==> design/flow/design.v <==
module ALU (
  input  logic [31:0] A, B,
  input  logic [3:0] ALUOp,
  output logic [31:0] Result,
  output logic Zero, Carry, Overflow, Negative
);
  logic [32:0] tmp;
  always_comb begin
    tmp = 33'd0;
    Carry = 0;
    Overflow = 0;
    case (ALUOp)
      4'b0000: begin  
        tmp = A + B;
        Result = tmp[31:0];
        Carry = tmp[32];
        Overflow = (~A[31] & ~B[31] & Result[31]) | (A[31] & B[31] & ~Result[31]);
      end
      4'b0001: begin  
        tmp = A - B;
        Result = tmp[31:0];
        Carry = tmp[32];
        Overflow = (A[31] & ~B[31] & ~Result[31]) | (~A[31] & B[31] & Result[31]);
      end
      4'b0010: Result = A & B;
      4'b0011: Result = A | B;
      4'b0100: Result = A ^ B;
      4'b0101: Result = ~A;
      4'b0110: Result = ~B;
      4'b0111: Result = A << B[4:0];
      4'b1000: Result = A >> B[4:0];
      4'b1001: Result = $signed(A) >>> B[4:0];
      default: Result = 32'd0;
    endcase
    Zero = (Result == 0);
    Negative = Result[31];
  end
endmodule
module ALUControl(
  input  logic [6:0] funct7,
  input  logic [2:0] funct3,
  input  logic [6:0] opcode,
  output logic [3:0] ALUOp
);
  always_comb begin
    case (opcode)
      7'b0110011: begin  
        case ({funct7, funct3})
          10'b0000000_000: ALUOp = 4'b0000;  
          10'b0100000_000: ALUOp = 4'b0001;  
          10'b0000000_111: ALUOp = 4'b0010;  
          10'b0000000_110: ALUOp = 4'b0011;  
          10'b0000000_100: ALUOp = 4'b0100;  
          10'b0000000_001: ALUOp = 4'b0111;  
          10'b0000000_101: ALUOp = 4'b1000;  
          10'b0100000_101: ALUOp = 4'b1001;  
          default: ALUOp = 4'b1111;
        endcase
      end
      default: ALUOp = 4'b1111;
    endcase
  end
endmodule
module InstructionDecoder(
  input  logic [31:0] instruction,
  output logic [6:0]  opcode,
  output logic [4:0]  rd,
  output logic [2:0]  funct3,
  output logic [4:0]  rs1,
  output logic [4:0]  rs2,
  output logic [6:0]  funct7
);
  assign opcode = instruction[6:0];
  assign rd     = instruction[11:7];
  assign funct3 = instruction[14:12];
  assign rs1    = instruction[19:15];
  assign rs2    = instruction[24:20];
  assign funct7 = instruction[31:25];
endmodule
module ALU_Pipeline(
  input  logic clk, rst,
  input  logic [31:0] A_in, B_in,
  input  logic [31:0] instr_in,
  output logic [31:0] Result_out,
  output logic Zero_out, Carry_out, Overflow_out, Negative_out
);
  logic [31:0] A_reg, B_reg;
  logic [3:0]  ALUOp;
  logic [31:0] instr_reg;
  logic [6:0] opcode, funct7;
  logic [4:0] rd, rs1, rs2;
  logic [2:0] funct3;
  logic [31:0] Result_comb;
  logic Zero_comb, Carry_comb, Overflow_comb, Negative_comb;
  always_ff @(posedge clk or posedge rst) begin
    if (rst) begin
      A_reg <= 0;
      B_reg <= 0;
      instr_reg <= 0;
    end else begin
      A_reg <= A_in;
      B_reg <= B_in;
      instr_reg <= instr_in;
    end
  end
  InstructionDecoder decoder (
    .instruction(instr_reg),
    .opcode(opcode),
    .rd(rd),
    .funct3(funct3),
    .rs1(rs1),
    .rs2(rs2),
    .funct7(funct7)
  );
  ALUControl control (
    .opcode(opcode),
    .funct3(funct3),
    .funct7(funct7),
    .ALUOp(ALUOp)
  );
  ALU alu_inst (
    .A(A_reg),
    .B(B_reg),
    .ALUOp(ALUOp),
    .Result(Result_comb),
    .Zero(Zero_comb),
    .Carry(Carry_comb),
    .Overflow(Overflow_comb),
    .Negative(Negative_comb)
  );
  always_ff @(posedge clk or posedge rst) begin
    if (rst) begin
      Result_out <= 0;
      Zero_out <= 0;
      Carry_out <= 0;
      Overflow_out <= 0;
      Negative_out <= 0;
    end else begin
      Result_out <= Result_comb;
      Zero_out <= Zero_comb;
      Carry_out <= Carry_comb;
      Overflow_out <= Overflow_comb;
      Negative_out <= Negative_comb;
    end
  end
endmodule
==> design/flow/run.sh <==
#!/bin/bash
# the make line also repeats each setting of config.mk as NAME=value (left out here)
make -C /OpenROAD-flow-scripts/flow DESIGN_CONFIG=/design/flow/config.mk WORK_HOME=/design/flow/orfs CLKGATE_MAP_FILE= finish
==> design/flow/config.mk <==
export PLATFORM = sky130hd
export DESIGN_NAME = ALU_Pipeline
export DESIGN_NICKNAME = ALU_Pipeline
export VERILOG_FILES = /design/flow/design.v
export SDC_FILE = /design/flow/constraint.sdc
export NUM_CORES = 4
export LEC_CHECK = 0
export CAP_MARGIN = 20
export CORE_MARGIN = 2
export CORE_UTILIZATION = 58
export CTS_CLUSTER_DIAMETER = 41
export SETUP_SLACK_MARGIN = -0.33
export SLEW_MARGIN = 20
==> design/flow/constraint.sdc <==
create_clock -name core_clock -period 3.7 [get_ports {clk}]
set_input_delay 0.7400 -clock core_clock [delete_from_list [all_inputs] [get_ports {clk}]]
set_output_delay 0.7400 -clock core_clock [all_outputs]
set_load 0.01 [all_outputs]
==> results_slide.txt, run 1 <==
Run Summary

Placement
  – Routability cong.: 1.286
  – Port-buffer cells: 118
  – DP HPWL: 50,920 um
  – Worst slack at placement: -1.068 ns

Clock network
  – Clock Tree Root: clkbuf_16
  – H-tree depth: 4
  – Num Clock Sinks: 116
  – Total CTS buffers: 17
  – Clk buf depth: 2

Synth
  – Yosys top cell by area: dfrtp_1
  – Post-synth area hogs: dfrtp_1 22%, ha_1 9.1%, mux4_2 8.0%
  – Synth cell types: 94
  – Synthesis area per yosys: 13,460 um2
  – Flip-flops with a built-in enable: 0
  – Top-area cell share: 21.57%
  – Top post-synthesis cells by count: 158 x nand2_1, 141 x nor2_1, 125 x a21oi_1
  – Post-synthesis mux area share: 16.50%
  – Ys flops: 116
  – XOR-XNOR Cells, Area Fraction: 0.8460%
  – Cell with the most instances after synthesis: nand2_1
  – Synth Area in Simple Gates: 17.19%
  – Synthesized netlist cell count: 1,627
  – Post-Synth AOI/OAI Area: 26.79%
  – Post-synth ARST share: 100.0%
  – Adder Share, Synth: 9.408%
  – Post-synth seq share: 21.57%
  – Ys flop type: dfrtp_1
  – # Cells Yosys: 1,627
  – Synth warn: 3
  – Syn Area/Cell: 8.272 um2
  – Area of the mapped netlist: 13,460 um2
  – Comb area leader: AND-OR/OR-AND gates
  – Net Count, Synth: 1,825

Die
  – Initial Util: 59.27%
  – Die X-Extent: 156.3 um
  – Full die area: 24,440 um2
  – Row count: 55
  – DIE HEIGHT: 156.3 um
  – # IOs: 134
  – Core footprint: 22,710 um2

Outcome
  – Status: did not finish
  – Last stage: global routing (5_1_grt)
  – Halt Reason: [ERROR GRT-0232] Routing congestion too high. Check the congestion heatmap in the GUI.

Global routing
  – GRT Total Usage: 69.58%
  – GR Overflow Total: 5
[per-layer routing]
metal	global-route usage (%)	overflow
met1	72.16	0
met2	87.96	1
met4	64.13	4
met5	18.84	0
met3	51.51	0
[per-stage QoR]
stage	instance area, um2	cells
after CTS	19480	2489
after detailed placement	18700	2452
after floorplan	13530	1627
after global placement	18700	2452
[repair_timing]
item	CTS
pin swaps	13
gates resized	26
buffers inserted	5
gates cloned	0
endpoints found under the setup margin	3
hold buffers	0
==> run 2, diff against run 1 <==
Settings changed: ABC_AREA set to 1, CORE_ASPECT_RATIO set to 1.53, CORE_UTILIZATION 58 to 64, CTS_CLUSTER_DIAMETER 41 to 400, CTS_CLUSTER_SIZE set to 98, PLACE_DENSITY set to 0.38, SETUP_SLACK_MARGIN -0.33 to 0.93, TNS_END_PERCENT set to 10.
Clock period 3.7 ns to 3.98 ns, I/O delays scaled along.
==> run 2 against run 1 <==
Synthesized cell count grew 72%. Synthesized area up 15%. Die area grew 4.6%. The run now finishes clean.
==> results_slide.txt, run 2 <==
Run Summary

Outcome
  – Status: timing/DRC/antenna clean

Synth
  – Syn Area/Cell: 5.550 um2
  – Synth warn: 3
  – Yosys top cell by area: nand2_1
  – Synth Area in Simple Gates: 50.91%
  – Top post-synthesis cells by count: 888 x nand2_1, 530 x nand3_1, 341 x inv_1
  – Synthesis area per yosys: 15,540 um2
  – Cell with the most instances after synthesis: nand2_1
  – Ys flop type: dfrtp_1
  – Net Count, Synth: 2,998
  – Synthesized netlist cell count: 2,800
  – Top-area cell share: 21.45%
  – Post-synthesis mux area share: 0%
  – Post-synth seq share: 18.68%
  – Post-Synth AOI/OAI Area: 8.792%
  – Post-synth ARST share: 100.0%
  – XOR-XNOR Cells, Area Fraction: 1.183%
  – Synth cell types: 49
  – Adder Share, Synth: 8.147%
  – Comb area leader: simple AND/OR/NAND/NOR gates
  – Area of the mapped netlist: 15,540 um2
  – # Cells Yosys: 2,800
  – Flip-flops with a built-in enable: 0
  – Ys flops: 116
  – Post-synth area hogs: nand2_1 21%, dfrtp_1 19%, nand3_1 17%

Setup path
  – Worst Setup EP: Zero_out$_DFF_PP0_
  – R2R Setup Slk: 0.48 ns
  – Critical path type: reg2reg
  – Worst R2R Start: A_reg[13]$_DFF_PP0_
  – Reg-to-Reg End: Zero_out$_DFF_PP0_
  – Critical Path Start: A_reg[13]$_DFF_PP0_
  – Cells along the critical path: inv_1, ha_1, nand2_1, nor2_2, inv_1, nor3_4, buf_4, nand4_1, nand3_1, nand2_1, nand3_1, nand2_1, inv_1, nand2_1, nor2_1, nand2_2, nor2_4, nand2_1, nor2_2
  – Arr. time, crit path: 3.90 ns
  – Slowest-stage cell, CP: dfrtp_2
  – Cell family with most CP delay: simple AND/OR/NAND/NOR gates
  – CP required: 4.37 ns
  – CP Launch Type: register
  – CP Max Fanout: 4
  – Cell count along the critical path: 19
  – R2r worst-path depth: 19
  – Most common cell on crit path: nand2_1
  – Crit path capture type: register
  – CP Buf/Inv Count: 4
  – Slowest stage delay, CP: 0.47 ns

Placement
  – Worst slack at placement: 0.7202 ns
  – Routability cong.: 1.238
  – Port-buffer cells: 118
  – DP HPWL: 50,340 um

Power and ir drop
  – Clock Power Share: 35.3%
  – Sequential Power Share: 27.6%
  – Net Sw Frac: 42.54%
  – Total Power: 4.680 mW
  – Top power group: combinational cells
  – Comb power frac: 37.1%
  – Combinational power: 1.73 mW
  – Clk pwr: 1.65 mW
  – Maximum VDD drop: 341.8 uV
  – Int Pwr: 2.689 mW
  – NetSw: 1.991 mW
  – LEAKAGE: 9.815 nW
  – Power in sequential cells: 1.29 mW
  – Pwr Density: 249.9 nW/um2

Layout
  – P&R area growth vs syn: 20.52%
  – Filler cells: 1,937
  – Final layout net count: 3,087

Final timing
  – Setup repair after global routing missed its margin: yes
  – Clock skew: 0.01046 ns
  – Fmax: 285.5 MHz
  – Final Setup Violations: 0
  – Max-slew violations: 0
  – Final hold vios: 0
  – Final period utilization: 88.01%
  – Worst-Margin Slew: 0.8732 ns
  – Final worst path period need: 3.503 ns
  – Final worst slack: 0.4771 ns
  – Rel. slew slack: 41.79%
  – Setup TNS: 0 ns

Global routing
  – Initial antenna violation count: 6
  – GRT Total Usage: 56.51%
  – Number of global-route vias before repair: 19,690
  – Global-route wire length before repair: 108,400 um
  – GR Overflow Total: 0
  – Largest net degree at the start of global routing: 117

Die
  – Row count: 70
  – DIE HEIGHT: 196.8 um
  – Initial Util: 65.00%
  – Core footprint: 23,910 um2
  – # IOs: 134
  – Full die area: 25,570 um2
  – Die X-Extent: 130.0 um

Drt
  – Final wirelength: 74,960 um
  – Vias/cell: 6.797
  – Drt drc: 0
  – Vias: 21,940
  – Drt wl/cell: 23.23 um
  – Antenna Nets Post-Route: 0
  – DRT iter0 DRCs: 5,901
  – DRT Pass-1 Iters: 20

Clock network
  – CTS tree: yes
  – CTS clk-pin slew, worst paths: 0.07 ns
  – Total CTS buffers: 17
  – Post-CTS Hold Buffers: 0
  – Clock Tree Root: clkbuf_16
  – Clk latency of the worst-skew pair: 0.47 ns
  – Clk buf depth: 2
  – Num Clock Sinks: 116
  – H-tree depth: 4

Hold path
  – Critical hold path startpoint: B_reg[31]$_DFF_PP0_
  – WHS Endpoint: Overflow_out$_DFF_PP0_
  – Hold path cells: 3
  – Hold/Removal Path Class: reg2reg

Flow run
  – Max-Cap Viols: 0
  – Tool warnings: 113
## run 2: layout make-up
class	instances	area (um2)	area share, %
repair inverters	1	7.507	0.04008
clock buffers	17	425.4	2.271
flip-flops and latches	116	2939	15.69
well taps	324	405.4	2.164
repair buffers	205	1966	10.49
diodes	1	2.502	0.01336
multi-input cells	2198	11480	61.28
clock inverters	15	170.2	0.9085
inverters	350	1338	7.141
## run 2: per-layer routing
metal,routed length (um),share of wire [%],GRT usage (%),up-vias
met1,22540,30,63.09,9567
met2,29740,40,78.03,2225
met5,61,0.081,2.637,-
met4,9341,12,46.44,4
li1,-,-,-,9222
met3,13290,18,30.02,917
## run 2: stage by stage
| stage | cell area, um2 | std cells | util, % | hold WS [ns] |
|---|---|---|---|---|
| 2_1_floorplan | 15540 | 2800 | - | 0.6630 |
| 6_report | 18730 | 3227 | 78.34 | 0.7543 |
| 5_1_grt | 18730 | 3227 | 78.34 | 0.7606 |
| 3_3_place_gp | 16890 | 3147 | 70.65 | 0.7051 |
| 4_1_cts | 17520 | 3180 | 73.27 | 0.7506 |
| 3_5_place_dp | 16890 | 3147 | 70.65 | 0.7364 |
## run 2: repair_timing
action / CTS / global route
gates cloned: 1 / 2
pin swaps: 0 / 29
resized: 9 / 250
endpoints found under the setup margin: 3 / 30
setup buffers: 0 / 44
==> run 3, diff against run 2 <==
Settings changed: ABC_AREA 1 to not set, CORE_ASPECT_RATIO 1.53 to not set, CORE_UTILIZATION 64 to 58, CTS_CLUSTER_DIAMETER 400 to not set, CTS_CLUSTER_SIZE 98 to not set, PLACE_DENSITY 0.38 to not set, SETUP_SLACK_MARGIN 0.93 to -0.33, TNS_END_PERCENT 10 to not set.
Clock period 3.98 ns to 4.75 ns, I/O delays scaled along.
==> run 3 against run 2 <==
Now fails the layout checks on setup timing. Fmax is 31% lower. Design area is 7.5% lower. Highest routed layer unchanged. Wire length is 19% lower. Critical path depth is 5 lower. Largest power group unchanged. First-iteration DRC count is 51% lower. Largest cell class unchanged. Sequential share of layout area is 1.1 points higher. Critical path type unchanged. Worst hold slack worse by 0.0060 ns. Clock power is 16% lower.
==> results_slide.txt, run 3 <==
Run Summary

Synth
  – Yosys top cell by area: dfrtp_1
  – Top-area cell share: 21.57%
  – Post-Synth AOI/OAI Area: 26.79%
  – Synthesis area per yosys: 13,460 um2
  – Post-synth seq share: 21.57%
  – Net Count, Synth: 1,825
  – Area of the mapped netlist: 13,460 um2
  – Synthesized netlist cell count: 1,627
  – Synth Area in Simple Gates: 17.19%
  – Post-synthesis mux area share: 16.50%
  – Post-synth ARST share: 100.0%
  – Cell with the most instances after synthesis: nand2_1
  – Ys flop type: dfrtp_1
  – Synth cell types: 94
  – Adder Share, Synth: 9.408%
  – Synth warn: 3
  – Flip-flops with a built-in enable: 0
  – Comb area leader: AND-OR/OR-AND gates
  – XOR-XNOR Cells, Area Fraction: 0.8460%
  – Top post-synthesis cells by count: 158 x nand2_1, 141 x nor2_1, 125 x a21oi_1
  – # Cells Yosys: 1,627
  – Post-synth area hogs: dfrtp_1 22%, ha_1 9.1%, mux4_2 8.0%
  – Syn Area/Cell: 8.272 um2
  – Ys flops: 116

Global routing
  – Number of global-route vias before repair: 15,580
  – Initial antenna violation count: 2
  – Largest net degree at the start of global routing: 74
  – GR Overflow Total: 0
  – Global-route wire length before repair: 91,430 um
  – GRT Total Usage: 49.99%

Final timing
  – Final worst path period need: 5.070 ns
  – Clock skew: 0.03282 ns
  – Hold_ws: 0.7483 ns
  – Final worst slack: -0.3204 ns
  – Rel. slew slack: 16.13%
  – Final period utilization: 106.7%
  – Final hold vios: 0
  – Worst-Margin Slew: 1.242 ns
  – Max-slew violations: 0
  – Fmax: 197.2 MHz
  – Final Setup Violations: 1

Clock network
  – CTS clk-pin slew, worst paths: 0.07 ns
  – Clk latency of the worst-skew pair: 0.46 ns
  – H-tree depth: 4
  – CTS tree: yes
  – Clock Tree Root: clkbuf_16
  – Num Clock Sinks: 116
  – Total CTS buffers: 17
  – Clk buf depth: 2

Power and ir drop
  – Combinational power: 1.62 mW
  – Sequential Power Share: 26.6%
  – Net Sw Frac: 39.25%
  – Power in sequential cells: 1.09 mW
  – NetSw: 1.605 mW
  – Top power group: combinational cells
  – Pwr Density: 236.1 nW/um2
  – Comb power frac: 39.7%
  – Maximum VDD drop: 240.0 uV
  – Clk pwr: 1.38 mW
  – LEAKAGE: 7.710 nW
  – Clock Power Share: 33.7%
  – Int Pwr: 2.484 mW

Drt
  – Drt wl/cell: 27.49 um
  – DRT Pass-1 Iters: 10
  – DRT iter0 DRCs: 2,874
  – Vias/cell: 7.334
  – Drt drc: 0
  – Antenna Nets Post-Route: 0
  – Vias: 16,250
  – N_diodes: 0
  – Final wirelength: 60,930 um

Placement
  – Routability cong.: 1.136
  – DP HPWL: 46,340 um
  – Post-DP Area: 16,670 um2
  – Port-buffer cells: 118

Setup path
  – Reg-to-Reg End: Zero_out$_DFF_PP0_
  – CP required: 5.10 ns
  – R2R Setup Slk: -0.32 ns
  – Slowest-stage cell, CP: o41ai_4
  – R2r worst-path depth: 14
  – Crit path capture type: register
  – Cell count along the critical path: 14
  – CP Buf/Inv Count: 2
  – Slowest stage delay, CP: 0.61 ns
  – Cell family with most CP delay: AND-OR/OR-AND gates
  – Cells along the critical path: inv_2, ha_1, o21ba_2, o41ai_4, a21oi_1, o21a_1, a221o_1, nand2_1, o311ai_0, buf_4, or4_4, or4_1, or4_1, nor4_2
  – Most common cell on crit path: or4_1
  – Critical Path Start: B_reg[1]$_DFF_PP0_
  – Arr. time, crit path: 5.42 ns
  – Worst R2R Start: B_reg[1]$_DFF_PP0_
  – CP Max Fanout: 5
  – Worst Setup EP: Zero_out$_DFF_PP0_
  – Critical path type: reg2reg
  – CP Launch Type: register

Layout
  – Final layout net count: 2,116
  – P&R area growth vs syn: 28.71%
  – Finished layout cell area: 17,320 um2

Hold path
  – Hold path cells: 3
  – Hold/Removal Path Class: reg2reg
  – Critical hold path startpoint: B_reg[31]$_DFF_PP0_
  – WHS Endpoint: Overflow_out$_DFF_PP0_

Die
  – Initial Util: 59.27%
  – DIE HEIGHT: 156.3 um
  – Row count: 55
  – Core footprint: 22,710 um2
  – Full die area: 24,440 um2
  – # IOs: 134
  – Die X-Extent: 156.3 um

Flow run
  – Max-Cap Viols: 0
  – Tool warnings: 109

Outcome
  – Status: failed layout checks
  – Failed Checks: setup timing
[run 3: layer usage]
layer  global-route usage (%)  vias up  wire length, um
met2                    73.82     1600            25230
met1                    61.82     7491            20920
met4                    32.07        2             5172
li1                         -     6692                -
met3                    17.72      468             9598
met5                    1.656        -               13
[run 3: layout make-up]
type	instances	area (um2)
Clock inverter	15	158.9
Inverter	99	374.1
Multi-Input combinational cell	1276	9597
Sequential cell	116	2915
Timing Repair Buffer	408	3496
Fill cell	1583	5386
Tap cell	285	356.6
Clock buffer	17	425.4
[run 3: timing repair]
item	CTS	global route
hold buffers	0	0
setup buffers	0	2
resized	0	15
endpoints found under the setup margin	0	1
[run 3: stage by stage]
stage	TNS [ns]	power [mW]	utilization [%]	instances	worst slack, ns
after global placement	-0.1210	2.573	73.40	2183	-0.1210
after detailed placement	-0.2259	2.616	73.40	2183	-0.2259
final	-0.3204	4.090	76.28	2216	-0.3204
after CTS	-0.2862	3.978	75.97	2215	-0.2862
after global routing	-0.3494	4.199	76.28	2216	-0.3494
after floorplan	-0.3160	1.949	-	1627	-0.3160
==> run 4, diff against run 3 <==
Settings changed: ABC_AREA set to 0, CAP_MARGIN 20 to 5, CORE_ASPECT_RATIO set to 0.53, CORE_UTILIZATION 58 to 43, CTS_CLUSTER_DIAMETER set to 289, CTS_CLUSTER_SIZE set to 57, GPL_ROUTABILITY_DRIVEN set to 1, GPL_TIMING_DRIVEN set to 0, HOLD_SLACK_MARGIN set to -0.08, MAX_ROUTING_LAYER set to met4, MIN_ROUTING_LAYER set to met2, PLACE_DENSITY set to 0.88, SETUP_SLACK_MARGIN -0.33 to 1.4, SLEW_MARGIN 20 to 30.
Clock period 4.75 ns to 9.32 ns, I/O delays scaled along.
==> run 4 against run 3 <==
The flow now stops in global routing (5_1_grt). Synthesized cell count unchanged. Die area up 34%. Synthesized area unchanged.
==> results_slide.txt, run 4 <==
Run Summary

Synth
  – Area of the mapped netlist: 13,460 um2
  – Top-area cell share: 21.57%
  – Cell with the most instances after synthesis: nand2_1
  – Comb area leader: AND-OR/OR-AND gates
  – Ys flop type: dfrtp_1
  – Adder Share, Synth: 9.408%
  – Syn Area/Cell: 8.272 um2
  – Post-synthesis mux area share: 16.50%
  – Post-synth area hogs: dfrtp_1 22%, ha_1 9.1%, mux4_2 8.0%
  – Post-synth ARST share: 100.0%
  – # Cells Yosys: 1,627
  – Yosys top cell by area: dfrtp_1
  – Synthesized netlist cell count: 1,627
  – Synth cell types: 94
  – Ys flops: 116
  – Top post-synthesis cells by count: 158 x nand2_1, 141 x nor2_1, 125 x a21oi_1
  – Synthesis area per yosys: 13,460 um2
  – Post-synth seq share: 21.57%
  – Post-Synth AOI/OAI Area: 26.79%
  – Synth warn: 3
  – XOR-XNOR Cells, Area Fraction: 0.8460%
  – Flip-flops with a built-in enable: 0
  – Net Count, Synth: 1,825
  – Synth Area in Simple Gates: 17.19%

Die
  – Full die area: 32,800 um2
  – Die X-Extent: 247.0 um
  – Initial Util: 43.43%
  – Row count: 47
  – Core footprint: 30,990 um2
  – # IOs: 134
  – DIE HEIGHT: 132.8 um

Outcome
  – Last stage: global routing (5_1_grt)
  – Halt Reason: [ERROR GRT-0116] Global routing finished with congestion. Check the congestion regions in the DRC Viewer.
  – Status: did not finish

Clock network
  – Post-CTS Setup Bufs: 0
  – Post-CTS Resized: 0
  – Clock Tree Root: clkbuf_16
  – Total CTS buffers: 17
  – Clk buf depth: 2
  – Num Clock Sinks: 116
  – Post-CTS Hold Buffers: 0
  – H-tree depth: 4

Placement
  – DP HPWL: 63,820 um
  – Routability cong.: 1.498
  – Port-buffer cells: 118
  – Worst slack at placement: 1.753 ns

Global routing
  – GR Overflow Total: 2,126
  – GRT Total Usage: 91.82%
==> run 4: stage by stage <==
stage | cells | instance area [um2] | hold WS [ns]
after detailed placement | 2162 | 15210 | 0.7481
after floorplan | 1627 | 13460 | 0.6883
after global placement | 2161 | 15160 | 0.7568
after CTS | 2194 | 15810 | 0.7739
==> run 4: routing by layer <==
layer	GRT overflow	track usage [%]
met1	-	-
met4	21	43.74
met5	-	-
met2	29	83.12
met3	2076	132.3
==> run 5, diff against run 4 <==
Settings changed: CAP_MARGIN 5 to 20, CORE_ASPECT_RATIO 0.53 to not set, CORE_UTILIZATION 43 to 58, CTS_CLUSTER_DIAMETER 289 to not set, CTS_CLUSTER_SIZE 57 to 20, GPL_ROUTABILITY_DRIVEN 1 to not set, GPL_TIMING_DRIVEN 0 to not set, HOLD_SLACK_MARGIN -0.08 to not set, MAX_ROUTING_LAYER met4 to not set, MIN_ROUTING_LAYER met2 to not set, PLACE_DENSITY 0.88 to not set, SETUP_SLACK_MARGIN 1.4 to 0.5, SLEW_MARGIN 30 to 20.
Clock period 9.32 ns to 3.77 ns, I/O delays scaled along.
==> run 5 against run 4 <==
The run again fails in global routing (5_1_grt). Die area decreased by 25%. Synthesized cell count is the same. Synthesized area is the same.
==> results_slide.txt, run 5 <==
Run Summary

Synth
  – Syn Area/Cell: 8.272 um2
  – Comb area leader: AND-OR/OR-AND gates
  – Post-synth seq share: 21.57%
  – Post-Synth AOI/OAI Area: 26.79%
  – Ys flop type: dfrtp_1
  – Adder Share, Synth: 9.408%
  – Post-synth area hogs: dfrtp_1 22%, ha_1 9.1%, mux4_2 8.0%
  – Synth warn: 3
  – Area of the mapped netlist: 13,460 um2
  – Synth Area in Simple Gates: 17.19%
  – Yosys top cell by area: dfrtp_1
  – Net Count, Synth: 1,825
  – XOR-XNOR Cells, Area Fraction: 0.8460%
  – Flip-flops with a built-in enable: 0
  – Post-synthesis mux area share: 16.50%
  – # Cells Yosys: 1,627
  – Post-synth ARST share: 100.0%
  – Cell with the most instances after synthesis: nand2_1
  – Synth cell types: 94
  – Ys flops: 116
  – Top-area cell share: 21.57%
  – Synthesis area per yosys: 13,460 um2
  – Top post-synthesis cells by count: 158 x nand2_1, 141 x nor2_1, 125 x a21oi_1
  – Synthesized netlist cell count: 1,627

Outcome
  – Halt Reason: [ERROR GRT-0232] Routing congestion too high. Check the congestion heatmap in the GUI.
  – Status: did not finish
  – Last stage: global routing (5_1_grt)

Placement
  – Port-buffer cells: 118
  – Worst slack at placement: -1.066 ns
  – DP HPWL: 48,610 um
  – Placed insts: 2,434
  – Post-DP Area: 18,590 um2
  – Routability cong.: 1.191

Die
  – Full die area: 24,440 um2
  – Die X-Extent: 156.3 um
  – Row count: 55
  – # IOs: 134
  – Core footprint: 22,710 um2
  – DIE HEIGHT: 156.3 um
  – Initial Util: 59.27%

Clock network
  – Post-CTS Hold Buffers: 0
  – Clk buf depth: 2
  – Num Clock Sinks: 116
  – Total CTS buffers: 17
  – Clock Tree Root: clkbuf_16
  – H-tree depth: 4

Global routing
  – GR Overflow Total: 26
  – GRT Total Usage: 73.42%
## run 5: timing repair
action,in CTS
resized,103
buffers inserted,15
endpoints found under the setup margin,15
pin swaps,25
## run 5: routing by layer
layer | overflow | track usage (%)
met5 | 0 | 24.43
met3 | 0 | 55.97
met1 | 0 | 75.73
met2 | 11 | 90.22
met4 | 15 | 70.55
## run 5: metrics by stage
step	util [%]	setup TNS [ns]
floorplan	-	-0.9741
global placement	81.84	-1.222
detailed placement	81.84	-1.514
CTS	86.86	-0.8682
==> run 6, diff against run 5 <==
Settings changed: ABC_AREA 0 to not set, CAP_MARGIN 20 to 0, CELL_PAD_IN_SITES_GLOBAL_PLACEMENT set to 0, CORE_ASPECT_RATIO set to 0.71, CORE_MARGIN 2 to 5, CORE_UTILIZATION 58 to 59, CTS_CLUSTER_DIAMETER set to 241, CTS_CLUSTER_SIZE 20 to not set, GPL_TIMING_DRIVEN set to 1, MIN_ROUTING_LAYER set to met1, PLACE_DENSITY_LB_ADDON set to 0.07, SETUP_SLACK_MARGIN 0.5 to not set.
Clock period 3.77 ns to 4.79 ns, I/O delays scaled along.
==> run 6 against run 5 <==
Now fails the layout checks on setup timing. Synthesized area unchanged. Die area rose by 6.3%. Synthesized cell count unchanged.
==> results_slide.txt, run 6 <==
Run Summary

Outcome
  – Status: failed layout checks
  – Failed Checks: setup timing

Setup path
  – Most common cell on crit path: or4_4
  – CP Max Fanout: 28
  – R2R Setup Slk: -0.12 ns
  – Slowest stage delay, CP: 0.54 ns
  – CP required: 5.15 ns
  – Critical Path Start: B_reg[1]$_DFF_PP0_
  – Slowest-stage cell, CP: or4_4
  – R2r worst-path depth: 15
  – Cell count along the critical path: 15
  – Critical path type: reg2reg
  – CP Launch Type: register
  – Crit path capture type: register
  – Worst R2R Start: B_reg[1]$_DFF_PP0_
  – Cells along the critical path: buf_12, buf_4, buf_12, mux2_2, mux2i_1, o211a_1, nor2_1, nor2_1, o2111ai_1, nor3_1, nand4bb_1, or4_4, or4_4, or4_4, nor4_4
  – Arr. time, crit path: 5.27 ns
  – Worst Setup EP: Zero_out$_DFF_PP0_
  – Cell family with most CP delay: simple AND/OR/NAND/NOR gates
  – CP Buf/Inv Count: 3
  – Reg-to-Reg End: Zero_out$_DFF_PP0_

Final timing
  – Setup repair after global routing missed its margin: yes
  – Final period utilization: 102.4%
  – Worst-Margin Slew: 0.8513 ns
  – Setup TNS: -0.1172 ns
  – Hold_ws: 0.8138 ns
  – Rel. slew slack: 42.81%
  – Final Setup Violations: 1
  – Final worst slack: -0.1172 ns
  – Max-slew violations: 0
  – Final hold vios: 0
  – Clock skew: 0.01621 ns
  – Fmax: 203.8 MHz
  – Final worst path period need: 4.907 ns

Flow run
  – Tool warnings: 108
  – Max-Cap Viols: 0

Clock network
  – Clock Tree Root: clkbuf_16
  – Num Clock Sinks: 116
  – Clk buf depth: 2
  – H-tree depth: 4
  – Clk latency of the worst-skew pair: 0.46 ns
  – CTS tree: yes
  – Total CTS buffers: 17
  – Post-CTS Hold Buffers: 0
  – CTS clk-pin slew, worst paths: 0.08 ns

Die
  – DIE HEIGHT: 137.3 um
  – # IOs: 134
  – Initial Util: 60.12%
  – Die X-Extent: 189.2 um
  – Full die area: 25,980 um2
  – Row count: 46
  – Core footprint: 22,390 um2

Power and ir drop
  – Int Pwr: 2.457 mW
  – Combinational power: 1.65 mW
  – Net Sw Frac: 39.75%
  – LEAKAGE: 7.607 nW
  – Clk pwr: 1.35 mW
  – Maximum VDD drop: 266.1 uV
  – Pwr Density: 236.1 nW/um2
  – NetSw: 1.621 mW
  – Total Power: 4.078 mW
  – Clock Power Share: 33.0%
  – Top power group: combinational cells
  – Comb power frac: 40.4%
  – Sequential Power Share: 26.5%
  – Power in sequential cells: 1.08 mW

Global routing
  – Global-route wire length before repair: 92,440 um
  – Largest net degree at the start of global routing: 74
  – Met2 Use GR: 64.63%
  – Initial antenna violation count: 6
  – Number of global-route vias before repair: 15,110
  – GR Overflow Total: 0
  – GRT Total Usage: 46.91%
  – M1 GR Usage: 62.21%
  – GR Layer Usage met3: 25.30%
  – GRT busiest layer: met2

Placement
  – DP HPWL: 47,070 um
  – Routability cong.: 1.136
  – Post-DP Area: 16,420 um2
  – Port-buffer cells: 118
  – Worst slack at placement: -0.3222 ns
  – Placed insts: 2,149

Synth
  – Post-synthesis mux area share: 16.50%
  – Post-Synth AOI/OAI Area: 26.79%
  – Adder Share, Synth: 9.408%
  – Syn Area/Cell: 8.272 um2
  – Top-area cell share: 21.57%
  – Synthesized netlist cell count: 1,627
  – Post-synth ARST share: 100.0%
  – Flip-flops with a built-in enable: 0
  – Comb area leader: AND-OR/OR-AND gates
  – Synthesis area per yosys: 13,460 um2
  – Cell with the most instances after synthesis: nand2_1
  – Area of the mapped netlist: 13,460 um2
  – XOR-XNOR Cells, Area Fraction: 0.8460%
  – Ys flops: 116
  – Post-synth seq share: 21.57%
  – Net Count, Synth: 1,825
  – Synth Area in Simple Gates: 17.19%
  – Top post-synthesis cells by count: 158 x nand2_1, 141 x nor2_1, 125 x a21oi_1
  – Synth warn: 3
  – Yosys top cell by area: dfrtp_1
  – Ys flop type: dfrtp_1
  – Post-synth area hogs: dfrtp_1 22%, ha_1 9.1%, mux4_2 8.0%
  – Synth cell types: 94
  – # Cells Yosys: 1,627

Hold path
  – WHS Endpoint: Overflow_out$_DFF_PP0_
  – Hold/Removal Path Class: reg2reg
  – Hold path cells: 3
  – Critical hold path startpoint: B_reg[31]$_DFF_PP0_

Layout
  – P&R area growth vs syn: 28.33%
  – Final std cells w/o fill: 2,187
  – Final layout net count: 2,083
  – Final Util: 77.15%
  – Finished layout cell area: 17,270 um2

Drt
  – Drt wl/cell: 28.74 um
  – Drt drc: 0
  – DRT iter0 DRCs: 3,829
  – Vias: 16,330
  – DRT Pass-1 Iters: 14
  – Antenna Nets Post-Route: 0
  – Vias/cell: 7.465
  – Final wirelength: 62,850 um
-- run 6: routing by layer --
layer	vias to the layer above	part of all wire, %
met3	425	19
met1	7535	36
met5	-	0.44
met4	14	5.6
li1	6632	-
met2	1720	38
-- run 6: repair_timing --
item	4_1_cts	5_1_grt
gates cloned	0	1
endpoints found under the setup margin	1	1
hold endpoints to repair	0	0
resized	17	28
setup buffers	1	3
pin swaps	3	6
-- run 6: final cells by class --
| class | instances | area (um2) |
|---|---|---|
| Tap cell | 288 | 360.3 |
| Antenna cell | 1 | 2.502 |
| Multi-Input combinational cell | 1276 | 9719 |
| Clock inverter | 15 | 160.2 |
| Inverter | 99 | 376.6 |
| Timing Repair Buffer | 375 | 3311 |
| Clock buffer | 17 | 425.4 |
| Fill cell | 1553 | 5116 |
| Sequential cell | 116 | 2918 |
==> run 7, diff against run 6 <==
Settings changed: ABC_AREA set to 0, CAP_MARGIN 0 to 10, CELL_PAD_IN_SITES_GLOBAL_PLACEMENT 0 to 1, CORE_ASPECT_RATIO 0.71 to not set, CORE_MARGIN 5 to 2, CORE_UTILIZATION 59 to 71, CTS_CLUSTER_DIAMETER 241 to not set, GPL_TIMING_DRIVEN 1 to 0, MAX_ROUTING_LAYER set to met5, MIN_ROUTING_LAYER met1 to met2, PLACE_DENSITY_LB_ADDON 0.07 to 0.12, SLEW_MARGIN 20 to 0, TNS_END_PERCENT set to 15.
Clock period 4.79 ns to 9.8 ns, I/O delays scaled along.
==> run 7 against run 6 <==
The run now fails in global placement without I/O (3_1_place_gp_skip_io). Die area fell by 23%. Synthesized cell count stayed put. Synthesized area did not move.
==> results_slide.txt, run 7 <==
Run Summary

Outcome
  – Status: did not finish
  – Last stage: global placement without I/O (3_1_place_gp_skip_io)
  – Halt Reason: [ERROR FLW-0024] Place density exceeds 1.0 (current PLACE_DENSITY_LB_ADDON =  0.12). Please check if the value of  PLACE_DENSITY_LB_ADDON is between 0 and 0.99.

Synth
  – Synth cell types: 94
  – XOR-XNOR Cells, Area Fraction: 0.8460%
  – Ys flops: 116
  – Ys flop type: dfrtp_1
  – Post-synth ARST share: 100.0%
  – Post-synth area hogs: dfrtp_1 22%, ha_1 9.1%, mux4_2 8.0%
  – Comb area leader: AND-OR/OR-AND gates
  – Yosys top cell by area: dfrtp_1
  – Post-synthesis mux area share: 16.50%
  – Syn Area/Cell: 8.272 um2
  – Top-area cell share: 21.57%
  – Post-synth seq share: 21.57%
  – Post-Synth AOI/OAI Area: 26.79%
  – Net Count, Synth: 1,825
  – # Cells Yosys: 1,627
  – Cell with the most instances after synthesis: nand2_1
  – Synth warn: 3
  – Top post-synthesis cells by count: 158 x nand2_1, 141 x nor2_1, 125 x a21oi_1
  – Synthesized netlist cell count: 1,627
  – Synthesis area per yosys: 13,460 um2
  – Flip-flops with a built-in enable: 0
  – Synth Area in Simple Gates: 17.19%
  – Adder Share, Synth: 9.408%
  – Area of the mapped netlist: 13,460 um2

Die
  – Initial Util: 72.19%
  – Full die area: 20,070 um2
  – Die X-Extent: 141.7 um
  – Core footprint: 18,640 um2
  – Row count: 50
  – DIE HEIGHT: 141.7 um
==> run 8, diff against run 7 <==
Settings changed: ABC_AREA 0 to 1, CAP_MARGIN 10 to 20, CELL_PAD_IN_SITES_GLOBAL_PLACEMENT 1 to not set, CORE_UTILIZATION 71 to 58, CTS_CLUSTER_SIZE set to 20, GPL_TIMING_DRIVEN 0 to not set, MAX_ROUTING_LAYER met5 to not set, MIN_ROUTING_LAYER met2 to not set, PLACE_DENSITY_LB_ADDON 0.12 to not set, SETUP_SLACK_MARGIN set to -0.33, SLEW_MARGIN 0 to 20, TNS_END_PERCENT 15 to not set.
Clock period 9.8 ns to 4.37 ns, I/O delays scaled along.
==> run 8 against run 7 <==
Now clean on timing, DRC and antenna. Die area rose by 40%. Synthesized area rose by 15%. Synthesized cell count rose by 72%.
==> results_slide.txt, run 8 <==
Run Summary

Global routing
  – Initial antenna violation count: 2
  – GR Overflow Total: 0
  – Global-route wire length before repair: 104,400 um
  – GRT Total Usage: 48.97%
  – Largest net degree at the start of global routing: 75
  – Number of global-route vias before repair: 18,320

Synth
  – Synthesized netlist cell count: 2,800
  – Synth Area in Simple Gates: 50.91%
  – XOR-XNOR Cells, Area Fraction: 1.183%
  – Post-synth seq share: 18.68%
  – Synthesis area per yosys: 15,540 um2
  – Top post-synthesis cells by count: 888 x nand2_1, 530 x nand3_1, 341 x inv_1
  – Post-synth area hogs: nand2_1 21%, dfrtp_1 19%, nand3_1 17%
  – Area of the mapped netlist: 15,540 um2
  – Synth warn: 3
  – Cell with the most instances after synthesis: nand2_1
  – Comb area leader: simple AND/OR/NAND/NOR gates
  – Yosys top cell by area: nand2_1
  – Post-synthesis mux area share: 0%
  – Post-synth ARST share: 100.0%
  – Ys flop type: dfrtp_1
  – Synth cell types: 49
  – Net Count, Synth: 2,998
  – Syn Area/Cell: 5.550 um2
  – Post-Synth AOI/OAI Area: 8.792%
  – Top-area cell share: 21.45%
  – # Cells Yosys: 2,800
  – Flip-flops with a built-in enable: 0
  – Ys flops: 116
  – Adder Share, Synth: 8.147%

Power and ir drop
  – Clock Power Share: 37.1%
  – Top power group: the clock network
  – Clk pwr: 1.52 mW
  – Maximum VDD drop: 250.3 uV
  – Int Pwr: 2.336 mW
  – Comb power frac: 34.4%
  – Net Sw Frac: 43.04%
  – Power in sequential cells: 1.17 mW
  – NetSw: 1.765 mW
  – LEAKAGE: 9.414 nW
  – Combinational power: 1.41 mW
  – Pwr Density: 235.5 nW/um2
  – Sequential Power Share: 28.5%

Clock network
  – H-tree depth: 4
  – CTS tree: yes
  – Total CTS buffers: 17
  – Clk buf depth: 2
  – Clock Tree Root: clkbuf_16
  – Clk latency of the worst-skew pair: 0.45 ns
  – Post-CTS Setup Bufs: 0
  – Post-CTS Resized: 0
  – Post-CTS Hold Buffers: 0
  – CTS clk-pin slew, worst paths: 0.07 ns
  – Num Clock Sinks: 116

Final timing
  – Final period utilization: 85.91%
  – Setup TNS: 0 ns
  – Fmax: 266.4 MHz
  – Rel. slew slack: 22.60%
  – Worst-Margin Slew: 1.146 ns
  – Final Setup Violations: 0
  – Final worst slack: 0.6159 ns
  – Setup repair after global routing missed its margin: no
  – Hold_ws: 0.7909 ns
  – Final worst path period need: 3.754 ns
  – Clock skew: 0.02213 ns
  – Final hold vios: 0
  – Max-slew violations: 0

Hold path
  – Hold path cells: 3
  – Hold/Removal Path Class: reg2reg
  – WHS Endpoint: Result_out[0]$_DFF_PP0_
  – Critical hold path startpoint: B_reg[3]$_DFF_PP0_

Drt
  – Antenna Nets Post-Route: 0
  – Drt drc: 0
  – DRT iter0 DRCs: 3,961
  – WL met2: 28,380 um
  – Drt wl/cell: 22.12 um
  – Routed met3 length: 10,570 um
  – N_diodes: 0
  – Vias: 20,560
  – Final wirelength: 70,350 um
  – Max layer used: met5
  – DRT Pass-1 Iters: 14
  – Vias/cell: 6.463
  – M1 WL: 24,470 um

Die
  – Row count: 59
  – Initial Util: 59.30%
  – DIE HEIGHT: 167.7 um
  – Die X-Extent: 167.7 um
  – Full die area: 28,120 um2
  – # IOs: 134
  – Core footprint: 26,210 um2

Setup path
  – Cell family with most CP delay: simple AND/OR/NAND/NOR gates
  – Worst Setup EP: Result_out[3]$_DFF_PP0_
  – CP required: 4.64 ns
  – Reg-to-Reg End: Result_out[3]$_DFF_PP0_
  – Critical Path Start: instr_reg[26]$_DFF_PP0_
  – R2r worst-path depth: 11
  – Slowest-stage cell, CP: nor2_2
  – Critical path type: reg2reg
  – Cells along the critical path: nor2_1, nand2_2, nor2_1, nand3_1, nand2_1, inv_1, o21ai_2, nand2_2, nor2_2, inv_1, o311ai_0
  – CP Max Fanout: 24
  – Arr. time, crit path: 4.03 ns
  – CP Buf/Inv Count: 2
  – R2R Setup Slk: 0.62 ns
  – CP Launch Type: register
  – Slowest stage delay, CP: 0.52 ns
  – Worst R2R Start: instr_reg[26]$_DFF_PP0_
  – Cell count along the critical path: 11
  – Crit path capture type: register

Placement
  – Worst slack at placement: 0.9126 ns
  – Routability cong.: 1.149
  – Port-buffer cells: 118
  – Post-DP Area: 16,830 um2
  – DP HPWL: 52,950 um

Layout
  – P&R area growth vs syn: 12.03%
  – Seq. cell area: 2908 um2
  – Area taken by multi-input logic gates: 10,740 um2
  – Filler cells: 2,526
  – Final layout net count: 3,031
  – Finished layout cell area: 17,410 um2

Flow run
  – Tool warnings: 109
  – Max-Cap Viols: 0

Outcome
  – Status: timing/DRC/antenna clean
## run 8: metrics by stage
stage          instances  util [%]  power (mW)
2_1_floorplan       2800         -       2.068
3_3_place_gp        3149     64.21       2.479
3_5_place_dp        3149     64.21       2.508
4_1_cts             3181     66.44       4.000
5_1_grt             3181     66.44       4.246
6_report            3181     66.44       4.101
## run 8: final cells by class
type,count,area share (%)
tap,335,2.407
clock buffer,17,2.443
timing repair buffer,151,8.279
clock inverter,15,0.9127
sequential,116,16.70
inverter,350,7.560
multi-input combinational,2197,61.70
## run 8: metal layers
metal  vias to the layer above  track usage [%]
met4                         2            38.34
met2                      1897            72.65
li1                       9096                -
met5                         -                0
met1                      9103            60.41
met3                       461            12.93
==> run 9, diff against run 8 <==
Settings changed: CELL_PAD_IN_SITES_GLOBAL_PLACEMENT set to 2, CORE_ASPECT_RATIO set to 1.19, CORE_UTILIZATION 58 to 32, CTS_CLUSTER_DIAMETER set to 332, CTS_CLUSTER_SIZE 20 to 90, PLACE_DENSITY set to 0.89, SETUP_SLACK_MARGIN -0.33 to not set, TNS_END_PERCENT set to 5.
Clock period 4.37 ns to 7.0 ns, I/O delays scaled along.
==> run 9 against run 8 <==
Still clean. Sequential power is 37% lower. Sequential cell count stayed put. Count of clock-buffer cells in the layout stayed put. Wire length is 16% higher. Clock power is 43% lower. Power is 39% lower. Highest routed layer unchanged. Largest cell class unchanged. Die area is 79% higher. Non-clock buffer count is 9 lower. Setup slack better by 2.1 ns. Via count is 6.0% lower. Design area is 1.6% higher.
==> results_slide.txt, run 9 <==
Run Summary

Final timing
  – Fmax: 235.3 MHz
  – Clock skew: 0.02142 ns
  – Setup TNS: 0 ns
  – Final worst path period need: 4.249 ns
  – Rel. slew slack: 16.53%
  – Final Setup Violations: 0
  – Setup repair after global routing missed its margin: no
  – Worst-Margin Slew: 1.251 ns
  – Final worst slack: 2.751 ns
  – Max-slew violations: 0
  – Final hold vios: 0
  – Final period utilization: 60.70%

Die
  – Row count: 88
  – Die X-Extent: 206.0 um
  – # IOs: 134
  – Initial Util: 32.23%
  – Core footprint: 48,230 um2
  – Full die area: 50,350 um2
  – DIE HEIGHT: 244.4 um

Placement
  – Routability cong.: 1.060
  – Port-buffer cells: 118
  – Placed insts: 3,435
  – Post-DP Area: 17,120 um2
  – Worst slack at placement: 2.824 ns
  – DP HPWL: 63,920 um

Power and ir drop
  – Int Pwr: 1.442 mW
  – Sequential Power Share: 29.4%
  – Maximum VDD drop: 133.1 uV
  – LEAKAGE: 9.351 nW
  – Combinational power: 0.893 mW
  – Clk pwr: 0.870 mW
  – NetSw: 1.056 mW
  – Top power group: combinational cells
  – Power in sequential cells: 0.734 mW
  – Clock Power Share: 34.8%
  – Comb power frac: 35.8%
  – Net Sw Frac: 42.29%
  – Pwr Density: 141.2 nW/um2
  – Total Power: 2.498 mW

Layout
  – P&R area growth vs syn: 13.86%
  – Final layout net count: 3,022
  – Finished layout cell area: 17,690 um2
  – Final std cells w/o fill: 3,468

Hold path
  – Critical hold path startpoint: B_reg[31]$_DFF_PP0_
  – Hold/Removal Path Class: reg2reg
  – WHS Endpoint: Overflow_out$_DFF_PP0_
  – Hold path cells: 3

Drt
  – DRT Pass-1 Iters: 6
  – Final wirelength: 81,410 um
  – Vias: 19,330
  – DRT iter0 DRCs: 2,123
  – Drt drc: 0
  – Drt wl/cell: 23.47 um
  – Antenna Nets Post-Route: 0
  – Vias/cell: 5.573

Synth
  – Adder Share, Synth: 8.147%
  – Comb area leader: simple AND/OR/NAND/NOR gates
  – Synth Area in Simple Gates: 50.91%
  – Cell with the most instances after synthesis: nand2_1
  – Post-synthesis mux area share: 0%
  – Synthesized netlist cell count: 2,800
  – Yosys top cell by area: nand2_1
  – Post-synth area hogs: nand2_1 21%, dfrtp_1 19%, nand3_1 17%
  – Ys flop type: dfrtp_1
  – Area of the mapped netlist: 15,540 um2
  – Net Count, Synth: 2,998
  – Post-synth ARST share: 100.0%
  – Top post-synthesis cells by count: 888 x nand2_1, 530 x nand3_1, 341 x inv_1
  – # Cells Yosys: 2,800
  – Synth cell types: 49
  – Flip-flops with a built-in enable: 0
  – Post-Synth AOI/OAI Area: 8.792%
  – XOR-XNOR Cells, Area Fraction: 1.183%
  – Top-area cell share: 21.45%
  – Synth warn: 3
  – Synthesis area per yosys: 15,540 um2
  – Post-synth seq share: 18.68%
  – Ys flops: 116
  – Syn Area/Cell: 5.550 um2

Global routing
  – GRT Total Usage: 32.36%
  – Initial antenna violation count: 1
  – Global-route wire length before repair: 118,000 um
  – Number of global-route vias before repair: 18,380
  – GR Overflow Total: 0
  – Largest net degree at the start of global routing: 76

Setup path
  – Slowest stage delay, CP: 0.61 ns
  – Arr. time, crit path: 4.63 ns
  – R2R Setup Slk: 2.75 ns
  – Reg-to-Reg End: Zero_out$_DFF_PP0_
  – Worst Setup EP: Zero_out$_DFF_PP0_
  – Cell count along the critical path: 21
  – CP Max Fanout: 70
  – Slowest-stage cell, CP: buf_4
  – Crit path capture type: register
  – Critical Path Start: B_reg[2]$_DFF_PP0_
  – CP required: 7.38 ns
  – CP Launch Type: register
  – CP Buf/Inv Count: 3
  – Critical path type: reg2reg
  – R2r worst-path depth: 21
  – Cells along the critical path: buf_4, inv_2, buf_4, ha_1, nand2_1, nand2_1, nand2_1, nand3_1, nand2_1, nand2_1, nand3_1, nand3_1, nand2_1, nand3_1, and2_0, nand2_1, nor2_1, nand2_1, nor2_1, nand2_1, nor2_1
  – Worst R2R Start: B_reg[2]$_DFF_PP0_
  – Cell family with most CP delay: simple AND/OR/NAND/NOR gates
  – Most common cell on crit path: nand2_1

Clock network
  – Num Clock Sinks: 116
  – CTS clk-pin slew, worst paths: 0.06 ns
  – Clock Tree Root: clkbuf_16
  – Clk latency of the worst-skew pair: 0.49 ns
  – Post-CTS Resized: 0
  – H-tree depth: 4
  – Total CTS buffers: 17
  – CTS tree: yes
  – Clk buf depth: 2
  – Post-CTS Hold Buffers: 0
  – Post-CTS Setup Bufs: 0

Flow run
  – Tool warnings: 107
  – Max-Cap Viols: 0

Outcome
  – Status: timing/DRC/antenna clean
[run 9: layer usage]
| layer | vias up | part of all wire, % | track usage, % |
|---|---|---|---|
| met3 | 185 | 8.2 | 5.184 |
| li1 | 9071 | - | - |
| met1 | 9188 | 41 | 42.92 |
| met2 | 881 | 45 | 50.75 |
| met4 | 2 | 5.2 | 15.82 |
| met5 | - | 0.012 | 0 |
[run 9: cell type report]
cell class,instances,area [um2]
Clock buffer,17,425.4
Clock inverter,15,143.9
Timing Repair Buffer,142,1361
Fill cell,5493,30530
Sequential cell,116,2908
Antenna cell,1,2.502
Inverter,350,1319
Multi-Input combinational cell,2197,10750
Tap cell,630,788.3
[run 9: through the flow]
step	hold slack [ns]	util, %
after floorplan	0.6630	-
after global placement	0.7140	35.50
after detailed placement	0.7215	35.50
after CTS	0.7368	36.69
after global routing	0.8027	36.69
final	0.7337	36.69
==> run 10, diff against run 9 <==
Settings changed: ABC_AREA 1 to not set, CELL_PAD_IN_SITES_GLOBAL_PLACEMENT 2 to 1, CORE_ASPECT_RATIO 1.19 to 1.44, CORE_MARGIN 2 to 6, CORE_UTILIZATION 32 to 49, CTS_CLUSTER_DIAMETER 332 to 296, CTS_CLUSTER_SIZE 90 to 75, GPL_ROUTABILITY_DRIVEN set to 0, MAX_ROUTING_LAYER set to met4, MIN_ROUTING_LAYER set to met1, PLACE_DENSITY 0.89 to 0.36, SETUP_SLACK_MARGIN set to 2.21, SLEW_MARGIN 20 to 30, TNS_END_PERCENT 5 to 15.
Clock period 7.0 ns to 8.49 ns, I/O delays scaled along.
==> run 10 against run 9 <==
Die area fell by 37%. Worst hold slack improved by 0.029 ns. Design area fell by 14%. Setup slack got worse by 0.53 ns. Sequential share of layout area rose by 2.7 points. Sequential power fell by 13%. Final cell count fell by 42%.
==> results_slide.txt, run 10 <==
Run Summary

Setup path
  – Slowest-stage cell, CP: a222oi_1
  – Worst Setup EP: Zero_out$_DFF_PP0_
  – Slowest stage delay, CP: 0.74 ns
  – Critical Path Start: B_reg[0]$_DFF_PP0_
  – Cell family with most CP delay: simple AND/OR/NAND/NOR gates
  – CP Max Fanout: 48
  – Cell count along the critical path: 13
  – Most common cell on crit path: or4_1
  – CP Buf/Inv Count: 1
  – Reg-to-Reg End: Zero_out$_DFF_PP0_
  – R2R Setup Slk: 2.22 ns
  – Worst R2R Start: B_reg[0]$_DFF_PP0_
  – CP Launch Type: register
  – Crit path capture type: register
  – R2r worst-path depth: 13
  – Critical path type: reg2reg
  – CP required: 8.85 ns
  – Cells along the critical path: buf_4, mux2i_1, o21ai_0, a222oi_1, o2111ai_1, a2111oi_0, o21ai_0, nor4_1, nand4bb_1, or4_1, or4_1, or4_1, nor4_2
  – Arr. time, crit path: 6.62 ns

Hold path
  – Hold/Removal Path Class: reg2reg
  – Critical hold path startpoint: B_reg[31]$_DFF_PP0_
  – Hold path cells: 3
  – WHS Endpoint: Overflow_out$_DFF_PP0_

Power and ir drop
  – Int Pwr: 1.261 mW
  – Combinational power: 0.713 mW
  – Top power group: the clock network
  – Clock Power Share: 35.9%
  – LEAKAGE: 6.388 nW
  – Maximum VDD drop: 132.5 uV
  – Pwr Density: 138.3 nW/um2
  – Comb power frac: 33.9%
  – Net Sw Frac: 40.10%
  – Clk pwr: 0.756 mW
  – Sequential Power Share: 30.2%
  – Power in sequential cells: 0.636 mW
  – NetSw: 0.8438 mW

Synth
  – Top post-synthesis cells by count: 158 x nand2_1, 141 x nor2_1, 125 x a21oi_1
  – Post-synth seq share: 21.57%
  – Adder Share, Synth: 9.408%
  – Post-Synth AOI/OAI Area: 26.79%
  – Net Count, Synth: 1,825
  – Synth warn: 3
  – Flip-flops with a built-in enable: 0
  – Ys flop type: dfrtp_1
  – Post-synth ARST share: 100.0%
  – Synthesis area per yosys: 13,460 um2
  – Synthesized netlist cell count: 1,627
  – Syn Area/Cell: 8.272 um2
  – Cell with the most instances after synthesis: nand2_1
  – Synth cell types: 94
  – Ys flops: 116
  – Synth Area in Simple Gates: 17.19%
  – # Cells Yosys: 1,627
  – Comb area leader: AND-OR/OR-AND gates
  – XOR-XNOR Cells, Area Fraction: 0.8460%
  – Post-synthesis mux area share: 16.50%
  – Top-area cell share: 21.57%
  – Yosys top cell by area: dfrtp_1
  – Area of the mapped netlist: 13,460 um2
  – Post-synth area hogs: dfrtp_1 22%, ha_1 9.1%, mux4_2 8.0%

Clock network
  – CTS tree: yes
  – H-tree depth: 4
  – Post-CTS Setup Bufs: 0
  – Clock Tree Root: clkbuf_16
  – Post-CTS Resized: 0
  – CTS clk-pin slew, worst paths: 0.07 ns
  – Post-CTS Hold Buffers: 0
  – Clk buf depth: 2
  – Num Clock Sinks: 116
  – Clk latency of the worst-skew pair: 0.44 ns
  – Total CTS buffers: 17

Die
  – # IOs: 134
  – DIE HEIGHT: 210.9 um
  – Initial Util: 49.97%
  – Full die area: 31,660 um2
  – Core footprint: 26,940 um2
  – Row count: 72
  – Die X-Extent: 150.1 um

Final timing
  – Worst-Margin Slew: 1.005 ns
  – Max-slew violations: 0
  – Rel. slew slack: 32.41%
  – Final period utilization: 73.83%
  – Final hold vios: 0
  – Setup TNS: 0 ns
  – Setup repair after global routing missed its margin: no
  – Clock skew: 0.01077 ns
  – Final Setup Violations: 0
  – Final worst path period need: 6.268 ns
  – Fmax: 159.5 MHz

Layout
  – Final std cells w/o fill: 2,001
  – P&R area growth vs syn: 13.04%
  – Final layout net count: 1,853
  – Filler cells: 2,526

Drt
  – Final wirelength: 57,400 um
  – DRT Pass-1 Iters: 8
  – DRT iter0 DRCs: 1,830
  – Vias: 14,210
  – Antenna Nets Post-Route: 0
  – Drt wl/cell: 28.69 um
  – N_diodes: 0
  – Vias/cell: 7.099
  – Drt drc: 0

Global routing
  – Initial antenna violation count: 0
  – Global-route wire length before repair: 84,770 um
  – GR Overflow Total: 0
  – Number of global-route vias before repair: 13,500
  – Largest net degree at the start of global routing: 75
  – GRT Total Usage: 36.54%

Outcome
  – Status: timing/DRC/antenna clean

Placement
  – DP HPWL: 42,340 um
  – Port-buffer cells: 118
  – Placed insts: 1,969

Flow run
  – Tool warnings: 109
  – Max-Cap Viols: 0
==> run 10: stage by stage <==
| step | hold WS, ns | total power [mW] | setup WS, ns | cell area, um2 | utilization [%] |
|---|---|---|---|---|---|
| 6_report | 0.7622 | 2.105 | 2.222 | 15210 | 56.48 |
| 5_1_grt | 0.8204 | 2.177 | 2.274 | 15210 | 56.48 |
| 4_1_cts | 0.7854 | 2.087 | 2.509 | 15210 | 56.48 |
| 3_5_place_dp | 0.7679 | 1.331 | 2.547 | 14610 | 54.24 |
| 3_3_place_gp | 0.7576 | 1.328 | 2.555 | 14610 | 54.24 |
| 2_1_floorplan | 0.6883 | 1.088 | 3.117 | 13460 | - |
==> run 10: cell type report <==
class | count | area (um2) | area share [%]
multi-input combinational | 1276 | 9520 | 62.57
clock inverter | 15 | 180.2 | 1.184
sequential | 116 | 2914 | 19.15
tap | 333 | 416.7 | 2.738
timing repair buffer | 145 | 1384 | 9.095
clock buffer | 17 | 425.4 | 2.796
inverter | 99 | 374.1 | 2.459
==> run 10: per-layer routing <==
layer / vias up / global-route usage [%] / share of wire (%)
met1: 6749 / 42.92 / 36
met5: - / - / 0
li1: 6183 / - / -
met3: 280 / 6.282 / 8.9
met4: 0 / 25.60 / 9.0
met2: 993 / 56.53 / 46
==> run 11, diff against run 10 <==
Settings changed: CELL_PAD_IN_SITES_GLOBAL_PLACEMENT 1 to not set, CORE_ASPECT_RATIO 1.44 to not set, CORE_MARGIN 6 to 2, CORE_UTILIZATION 49 to 70, CTS_CLUSTER_DIAMETER 296 to 124, PLACE_DENSITY 0.36 to not set, PLACE_DENSITY_LB_ADDON set to 0.09, SETUP_SLACK_MARGIN 2.21 to not set, TNS_END_PERCENT 15 to 5.
Clock period 8.49 ns to 4.53 ns, I/O delays scaled along.
==> run 11 against run 10 <==
Die area down 36%. Synthesized cell count unchanged. The flow now stops in global routing (5_1_grt). Synthesized area unchanged.
==> results_slide.txt, run 11 <==
Run Summary

Clock network
  – Num Clock Sinks: 116
  – H-tree depth: 4
  – Post-CTS Hold Buffers: 0
  – Total CTS buffers: 17
  – Clk buf depth: 2
  – Clock Tree Root: clkbuf_16

Synth
  – Post-synth area hogs: dfrtp_1 22%, ha_1 9.1%, mux4_2 8.0%
  – Ys flop type: dfrtp_1
  – Comb area leader: AND-OR/OR-AND gates
  – Ys flops: 116
  – Top post-synthesis cells by count: 158 x nand2_1, 141 x nor2_1, 125 x a21oi_1
  – Top-area cell share: 21.57%
  – Synthesis area per yosys: 13,460 um2
  – # Cells Yosys: 1,627
  – Net Count, Synth: 1,825
  – Post-Synth AOI/OAI Area: 26.79%
  – Synth Area in Simple Gates: 17.19%
  – Yosys top cell by area: dfrtp_1
  – Area of the mapped netlist: 13,460 um2
  – Cell with the most instances after synthesis: nand2_1
  – Syn Area/Cell: 8.272 um2
  – Adder Share, Synth: 9.408%
  – Post-synthesis mux area share: 16.50%
  – Flip-flops with a built-in enable: 0
  – Synth cell types: 94
  – XOR-XNOR Cells, Area Fraction: 0.8460%
  – Synth warn: 3
  – Synthesized netlist cell count: 1,627
  – Post-synth seq share: 21.57%
  – Post-synth ARST share: 100.0%

Placement
  – DP HPWL: 42,790 um
  – Port-buffer cells: 118
  – Post-DP Area: 16,320 um2
  – Worst slack at placement: -0.3935 ns

Outcome
  – Status: did not finish
  – Last stage: global routing (5_1_grt)
  – Halt Reason: [ERROR GRT-0116] Global routing finished with congestion. Check the congestion regions in the DRC Viewer.

Global routing
  – GR Overflow Total: 35
  – GRT Total Usage: 72.96%

Die
  – Row count: 50
  – Full die area: 20,350 um2
  – Initial Util: 71.71%
  – DIE HEIGHT: 142.7 um
  – Core footprint: 18,770 um2
  – # IOs: 134
  – Die X-Extent: 142.7 um
## run 11: through the flow
| step | instances | setup TNS [ns] | hold WS [ns] | util (%) |
|---|---|---|---|---|
| after floorplan | 1627 | -0.2444 | 0.6883 | - |
| after global placement | 2097 | -0.1191 | 0.7628 | 86.94 |
| after detailed placement | 2097 | -0.3935 | 0.8053 | 86.97 |
| after CTS | 2138 | -0.08922 | 0.8650 | 91.53 |
## run 11: what timing repair did
item	in CTS
buffers inserted	8
hold endpoints to repair	0
pin swaps	14
gates resized	42
endpoints found under the setup margin	1
cloned	1
## run 11: routing by layer
layer / GRT overflow / GRT usage, %
met3: 2 / 51.91
met5: - / -
met1: 0 / 74.71
met4: 13 / 67.38
met2: 20 / 89.52
==> run 12, diff against run 11 <==
Settings changed: ABC_AREA set to 1, CORE_UTILIZATION 70 to 58, CTS_CLUSTER_DIAMETER 124 to 344, CTS_CLUSTER_SIZE 75 to 20, GPL_ROUTABILITY_DRIVEN 0 to not set, MAX_ROUTING_LAYER met4 to not set, MIN_ROUTING_LAYER met1 to not set, PLACE_DENSITY_LB_ADDON 0.09 to not set, SETUP_SLACK_MARGIN set to -0.2, SLEW_MARGIN 30 to 20, TNS_END_PERCENT 5 to not set.
Clock period 4.53 ns to 3.34 ns, I/O delays scaled along.
==> run 12 against run 11 <==
The layout now fails its checks (setup timing). Synthesized area up 15%. Die area increased by 38%. Synthesized cell count grew 72%.
==> results_slide.txt, run 12 <==
Run Summary

Outcome
  – Status: failed layout checks
  – Failed Checks: setup timing

Setup path
  – CP Buf/Inv Count: 2
  – Arr. time, crit path: 3.82 ns
  – Slowest stage delay, CP: 0.46 ns
  – CP required: 3.68 ns
  – Cell family with most CP delay: simple AND/OR/NAND/NOR gates
  – CP Launch Type: register
  – Cells along the critical path: inv_2, buf_12, nand2_1, nand3_1, nand2_1, o21ai_0, nand2_1, nand3_1, nand2_1, nand3_1, nand3_1, nor2_1, nand2_1, nor2_1, nand2_1, nor2_1, nand2_1, nor2_1
  – Critical path type: reg2reg
  – CP Max Fanout: 34
  – Critical Path Start: B_reg[0]$_DFF_PP0_
  – R2R Setup Slk: -0.14 ns
  – Most common cell on crit path: nand2_1
  – Cell count along the critical path: 18
  – Worst R2R Start: B_reg[0]$_DFF_PP0_
  – Worst Setup EP: Zero_out$_DFF_PP0_
  – R2r worst-path depth: 18
  – Reg-to-Reg End: Zero_out$_DFF_PP0_
  – Slowest-stage cell, CP: dfrtp_1
  – Crit path capture type: register

Synth
  – Post-synth seq share: 18.68%
  – Ys flops: 116
  – Net Count, Synth: 2,998
  – Yosys top cell by area: nand2_1
  – Top-area cell share: 21.45%
  – Comb area leader: simple AND/OR/NAND/NOR gates
  – Flip-flops with a built-in enable: 0
  – Post-Synth AOI/OAI Area: 8.792%
  – Ys flop type: dfrtp_1
  – Synth cell types: 49
  – Adder Share, Synth: 8.147%
  – Synth Area in Simple Gates: 50.91%
  – Post-synth ARST share: 100.0%
  – Synth warn: 3
  – Top post-synthesis cells by count: 888 x nand2_1, 530 x nand3_1, 341 x inv_1
  – # Cells Yosys: 2,800
  – Cell with the most instances after synthesis: nand2_1
  – Synthesized netlist cell count: 2,800
  – XOR-XNOR Cells, Area Fraction: 1.183%
  – Post-synthesis mux area share: 0%
  – Syn Area/Cell: 5.550 um2
  – Synthesis area per yosys: 15,540 um2
  – Post-synth area hogs: nand2_1 21%, dfrtp_1 19%, nand3_1 17%
  – Area of the mapped netlist: 15,540 um2

Die
  – Initial Util: 59.30%
  – Full die area: 28,120 um2
  – Core footprint: 26,210 um2
  – DIE HEIGHT: 167.7 um
  – Die X-Extent: 167.7 um
  – Row count: 59
  – # IOs: 134

Power and ir drop
  – Combinational power: 1.98 mW
  – Top power group: the clock network
  – Clock Power Share: 36.4%
  – LEAKAGE: 9.855 nW
  – Int Pwr: 3.201 mW
  – Comb power frac: 36.1%
  – Pwr Density: 301.8 nW/um2
  – Power in sequential cells: 1.51 mW
  – Maximum VDD drop: 276.5 uV
  – Clk pwr: 2.00 mW
  – NetSw: 2.286 mW
  – Net Sw Frac: 41.66%
  – Sequential Power Share: 27.5%

Layout
  – Final Util: 69.37%
  – Final layout net count: 3,118
  – P&R area growth vs syn: 16.98%

Placement
  – Worst slack at placement: 0.1106 ns
  – Routability cong.: 1.143
  – Port-buffer cells: 118
  – DP HPWL: 54,430 um

Clock network
  – Clk buf depth: 2
  – Total CTS buffers: 17
  – Clock Tree Root: clkbuf_16
  – Post-CTS Hold Buffers: 0
  – Clk latency of the worst-skew pair: 0.45 ns
  – CTS tree: yes
  – CTS clk-pin slew, worst paths: 0.08 ns
  – Num Clock Sinks: 116
  – H-tree depth: 4

Final timing
  – Hold_ws: 0.6529 ns
  – Rel. slew slack: 33.67%
  – Clock skew: 0.02066 ns
  – Fmax: 287.3 MHz
  – Final period utilization: 104.2%
  – Max-slew violations: 0
  – Final worst slack: -0.1412 ns
  – Worst-Margin Slew: 0.9939 ns
  – Final worst path period need: 3.481 ns
  – Setup TNS: -0.1412 ns
  – Final hold vios: 0
  – Final Setup Violations: 1

Drt
  – DRT Pass-1 Iters: 12
  – DRT iter0 DRCs: 4,211
  – Vias: 20,730
  – Drt wl/cell: 21.94 um
  – Vias/cell: 6.332
  – Final wirelength: 71,830 um
  – Antenna Nets Post-Route: 0
  – Drt drc: 0

Flow run
  – Max-Cap Viols: 0
  – Tool warnings: 112

Hold path
  – Critical hold path startpoint: B_in[31]
  – Hold/Removal Path Class: in2reg
  – Hold path cells: 1
  – WHS Endpoint: B_reg[31]$_DFF_PP0_

Global routing
  – Global-route wire length before repair: 107,400 um
  – GR Overflow Total: 0
  – Initial antenna violation count: 5
  – Number of global-route vias before repair: 18,690
  – GRT Total Usage: 50.33%
  – Largest net degree at the start of global routing: 117
-- run 12: area by class of cell --
| class | count | area, um2 |
|---|---|---|
| Antenna cell | 6 | 15.01 |
| Clock buffer | 18 | 429.2 |
| Clock inverter | 14 | 165.2 |
| Fill cell | 2428 | 8026 |
| Inverter | 350 | 1321 |
| Multi-Input combinational cell | 2197 | 10750 |
| Sequential cell | 116 | 2909 |
| Tap cell | 335 | 419.2 |
| Timing Repair Buffer | 238 | 2170 |
-- run 12: routing by layer --
layer | routed length [um] | GRT usage (%) | vias up
met1 | 24860 | 60.79 | 9016
li1 | - | - | 9296
met4 | 7442 | 40.72 | 2
met3 | 10990 | 16.40 | 528
met5 | 12 | 0 | -
met2 | 28530 | 73.28 | 1888
-- run 12: metrics by stage --
step	total power, mW	instance area (um2)	instances
2_1_floorplan	2.706	15540	2800
3_3_place_gp	3.356	17540	3235
3_5_place_dp	3.387	17540	3235
4_1_cts	5.358	18140	3267
5_1_grt	5.681	18160	3268
6_report	5.487	18180	3274
-- run 12: timing repair --
action / 4_1_cts / 5_1_grt
buffers inserted: 0 / 1
endpoints found under the setup margin: 0 / 1
gates resized: 0 / 7
Power and IR drop assume default switching activity.
